== violet ==
// gift_shop_part1
module gift_shop_part1(
    input clk, 
    input rst,
    input [31:0] data_in,   
    input valid_in,         
    output ready,       
    output reg finished,
    output reg [63:0] result
);
Size: about 18,000 cells after synthesis, roughly 2,300 flip-flops, ~100 I/O pins.
clock: 8.58 ns
lec_check: 0
cap_margin: 20
core_margin: 2
core_utilization: 72
cts_cluster_size: 89
hold_slack_margin: 0.29
place_density: 0.35
setup_slack_margin: 1.38
slew_margin: 20
run.sh (not shown) runs the stock make flow with config.mk's settings and CLKGATE_MAP_FILE=.
Status violet: flow complete, layout not clean - negative setup slack
### violet -> ember
Settings: a deleted HOLD_SLACK_MARGIN that had been 0.29; a deleted CTS_CLUSTER_SIZE that had been 89; a change of PLACE_DENSITY from 0.35 to 0.6; a change of CORE_UTILIZATION from 72 to 40; a deleted SETUP_SLACK_MARGIN that had been 1.38; a change of the clock period (ns, I/O delays scaled along) from 8.58 to 5.34.
[summary]
- Finished, but not clean: ember, with negative setup slack.
- ember vs. violet: starting utilization of the core area went down by 32 points.
- Aggregate negative setup slack ends up lower on ember.
- Between violet and ember, the flow reports post-detailed-placement half-perimeter wirelength decreasing slightly.
- The via count reported for ember is lower than the one for violet.
- The power share of the clock group of ember exceeds that of violet by 0.7 points.
- On post-layout total power, violet beats ember.
- Sort ember and violet by setup slack, descending, and violet comes first.
- ember -> violet: summed standard-cell area reported by yosys delta 0, exact match
The following lists how yarrow was set up differently from ember:
Settings: an added CTS_CLUSTER_SIZE of 35; a change of CORE_UTILIZATION from 40 to 66; an added TNS_END_PERCENT of 5; an added MAX_ROUTING_LAYER of met4; a change of the clock period (ns, I/O delays scaled along) from 5.34 to 7.86.
[summary]
Nothing crashed in yarrow and all stages finished; the problem is that the final layout failed, the offending checks being negative setup slack.
Share of final layout cell area taken by clock buffers and inverters across ember and yarrow: no real change.
| wire length of the first global-routing pass | yarrow vs ember | worse |
Final area, yarrow vs ember: down by a few percent
Register share of the cell area up 1.2 points in yarrow wrt ember
| period utilization | yarrow vs ember | 50 points lower |
Of ember and yarrow, ember shows the higher overall power, with yarrow below it.

* * *

lagoon:
gift_shop_part1 again, from the RTL that the note above started with.
==> flow/design.v (excerpt) <==
module gift_shop_part1(
    input clk, 
    input rst,
    input [31:0] data_in,   
    input valid_in,         
    output ready,       
    output reg finished,
    output reg [63:0] result
);
Settings: LEC_CHECK=0, CAP_MARGIN=20, CORE_ASPECT_RATIO=1.37, CORE_MARGIN=2, CORE_UTILIZATION=35, CTS_CLUSTER_SIZE=16, MAX_ROUTING_LAYER=met5, MIN_ROUTING_LAYER=met2, PLACE_DENSITY_LB_ADDON=0.1, SETUP_SLACK_MARGIN=1.5, SLEW_MARGIN=35; clock period 5.26 ns.
What the final checks of lagoon revealed, after a flow that finished every stage, was a layout that fails on setup timing.
Changes in amber relative to lagoon:
- CORE_ASPECT_RATIO: 1.37 -> 1.25
- PLACE_DENSITY_LB_ADDON: 0.1 -> unset
- MAX_ROUTING_LAYER: met5 -> met4
- SLEW_MARGIN: 35 -> 20
- MIN_ROUTING_LAYER: met2 -> unset
- CORE_UTILIZATION: 35 -> 40
- CTS_CLUSTER_SIZE: 16 -> unset
- SETUP_SLACK_MARGIN: 1.5 -> unset
- the clock period (ns, I/O delays scaled along): 5.26 -> 7.43
## What came out
- Nothing crashed in amber and all stages finished; the problem is that the final layout failed, the offending checks being setup timing.
- amber gives less growth of design area from synthesis to finish than lagoon did.
- Delta (amber minus lagoon): share of final layout cell area taken by non-clock buffers now sits lower; wire length -99000 µm; average routed wire per standard cell down 2.9 µm.
- met1 wire length ends up higher on amber.
- The run showing the greater post-cts repair resize count is lagoon.
- Reported for lagoon and amber, register share after synthesis turned out identical to the last digit.
- | first-pass GRT wire length | amber vs lagoon | 110000 µm lower |
- Count of clock-buffer cells in the layout (higher): lagoon
Changes in maple relative to amber:
- removing MAX_ROUTING_LAYER (formerly met4)
- setting PLACE_DENSITY_LB_ADDON to 0.04 for the first time
- removing CORE_ASPECT_RATIO (formerly 1.25)
- changing CORE_UTILIZATION from 40 to 65
- setting TNS_END_PERCENT to 85 for the first time
- setting CTS_CLUSTER_DIAMETER to 71 for the first time
- changing the clock period (ns, I/O delays scaled along) from 7.43 to 11.9
[summary]
The final layout from maple, which completed every stage, passed the timing, DRC and antenna checks at the end of the flow. met2 layer wire length in the routed design is lower on maple. Compared with amber, maple improves overall routed net length. maple vs amber — period utilization dropped 33 points. amber reports its endpoint of the most critical setup path as stage13_prod_partial[55]$_DFFE_PP_ while maple reports stage9_prod_partial[63]$_DFFE_PP_.

* * *

gift_shop_part1 again, from the RTL that the note above started with.
export LEC_CHECK = 0
export CAP_MARGIN = 40
export CORE_MARGIN = 2
export CORE_UTILIZATION = 72
export CTS_CLUSTER_SIZE = 14
export PLACE_DENSITY_LB_ADDON = 0.28
export SETUP_SLACK_MARGIN = 1.38
export SLEW_MARGIN = 20
create_clock -name core_clock -period 8.58 [get_ports {clk}]
The first run finished but failed the layout checks on setup timing.
Edit:
==> flow/config.mk (replaced) <==
export PLATFORM = sky130hd
export DESIGN_NAME = gift_shop_part1
export DESIGN_NICKNAME = gift_shop_part1
export VERILOG_FILES = /design/flow/design.v
export SDC_FILE = /design/flow/constraint.sdc
export NUM_CORES = 4
export LEC_CHECK = 0
export CAP_MARGIN = 5
export CORE_MARGIN = 2
export CORE_UTILIZATION = 71
export CTS_CLUSTER_SIZE = 24
export PLACE_DENSITY = 0.6
export SETUP_SLACK_MARGIN = -0.61
export SLEW_MARGIN = 20
==> flow/constraint.sdc (replaced) <==
create_clock -name core_clock -period 6.2 [get_ports {clk}]
set_input_delay 1.2400 -clock core_clock [delete_from_list [all_inputs] [get_ports {clk}]]
set_output_delay 1.2400 -clock core_clock [all_outputs]
set_load 0.01 [all_outputs]
After rerunning:
- The new run finished but fails on setup timing
- worst hold slack hardly moves
- sequential share of layout area stays flat
- routed wire length went down by a few percent
- non-clock buffer count goes up by 265
Edit:
--- a/flow/config.mk
+++ b/flow/config.mk
@@ -6,9 +6,7 @@
 export NUM_CORES = 4
 export LEC_CHECK = 0
-export CAP_MARGIN = 5
+export CAP_MARGIN = 20
 export CORE_MARGIN = 2
-export CORE_UTILIZATION = 71
-export CTS_CLUSTER_SIZE = 24
+export CORE_UTILIZATION = 40
 export PLACE_DENSITY = 0.6
-export SETUP_SLACK_MARGIN = -0.61
 export SLEW_MARGIN = 20
==> flow/constraint.sdc (replaced) <==
create_clock -name core_clock -period 9.54 [get_ports {clk}]
set_input_delay 1.9080 -clock core_clock [delete_from_list [all_inputs] [get_ports {clk}]]
set_output_delay 1.9080 -clock core_clock [all_outputs]
set_load 0.01 [all_outputs]
Result: The changed run ran to the end with no violations. Worst hold slack got worse by 0.055 ns. Power fell by 44%. Fmax is lower by 6.4%.
Edit:
--- a/flow/config.mk
+++ b/flow/config.mk
@@ -6,7 +6,9 @@
 export NUM_CORES = 4
 export LEC_CHECK = 0
-export CAP_MARGIN = 20
+export CAP_MARGIN = 35
 export CORE_MARGIN = 2
-export CORE_UTILIZATION = 40
+export CORE_UTILIZATION = 71
+export CTS_CLUSTER_SIZE = 24
 export PLACE_DENSITY = 0.6
+export SETUP_SLACK_MARGIN = -0.58
 export SLEW_MARGIN = 20
==> flow/constraint.sdc (replaced) <==
create_clock -name core_clock -period 6.07 [get_ports {clk}]
set_input_delay 1.2140 -clock core_clock [delete_from_list [all_inputs] [get_ports {clk}]]
set_output_delay 1.2140 -clock core_clock [all_outputs]
set_load 0.01 [all_outputs]
Now the flow ran to the end with violations: setup timing.
Synthesized cell count stays the same.
Power goes up by well over a third.
Setup slack degrades by 2.9 ns.
Edit:
--- a/flow/config.mk
+++ b/flow/config.mk
@@ -6,9 +6,7 @@
 export NUM_CORES = 4
 export LEC_CHECK = 0
-export CAP_MARGIN = 35
+export CAP_MARGIN = 20
 export CORE_MARGIN = 2
-export CORE_UTILIZATION = 71
-export CTS_CLUSTER_SIZE = 24
+export CORE_UTILIZATION = 34
 export PLACE_DENSITY = 0.6
-export SETUP_SLACK_MARGIN = -0.58
 export SLEW_MARGIN = 20
==> flow/constraint.sdc (replaced) <==
create_clock -name core_clock -period 12.1 [get_ports {clk}]
set_input_delay 2.4200 -clock core_clock [delete_from_list [all_inputs] [get_ports {clk}]]
set_output_delay 2.4200 -clock core_clock [all_outputs]
set_load 0.01 [all_outputs]
With this change the flow finished clean.
Via count is lower by 6.3%.
Non-clock buffer count goes down by 853.
Cell count increases by 14%.
Combinational power decreases by 70%.
Hold slack degrades by 0.024 ns.
Edit:
--- a/flow/config.mk
+++ b/flow/config.mk
@@ -6,7 +6,10 @@
 export NUM_CORES = 4
 export LEC_CHECK = 0
-export CAP_MARGIN = 20
+export CAP_MARGIN = 5
 export CORE_MARGIN = 2
-export CORE_UTILIZATION = 34
+export CORE_UTILIZATION = 72
+export CTS_CLUSTER_SIZE = 24
+export HOLD_SLACK_MARGIN = 0.28
 export PLACE_DENSITY = 0.6
+export SETUP_SLACK_MARGIN = 1.38
 export SLEW_MARGIN = 20
==> flow/constraint.sdc (replaced) <==
create_clock -name core_clock -period 9.05 [get_ports {clk}]
set_input_delay 1.8100 -clock core_clock [delete_from_list [all_inputs] [get_ports {clk}]]
set_output_delay 1.8100 -clock core_clock [all_outputs]
set_load 0.01 [all_outputs]
The new run went through all stages and came out clean.
Total power went up by 61%.
Wire length went up by 6.9%.
Setup slack gets worse by 1.9 ns.
Clock-buffer cell count went up by 10.
Sequential share of layout area went down by 0.26 points.
Sequential power went up by about 34%.
Final area went up by 0.81%.
Cell count went down by about 14%.
No activity file was given, so power comes from the tool's default toggle rates.
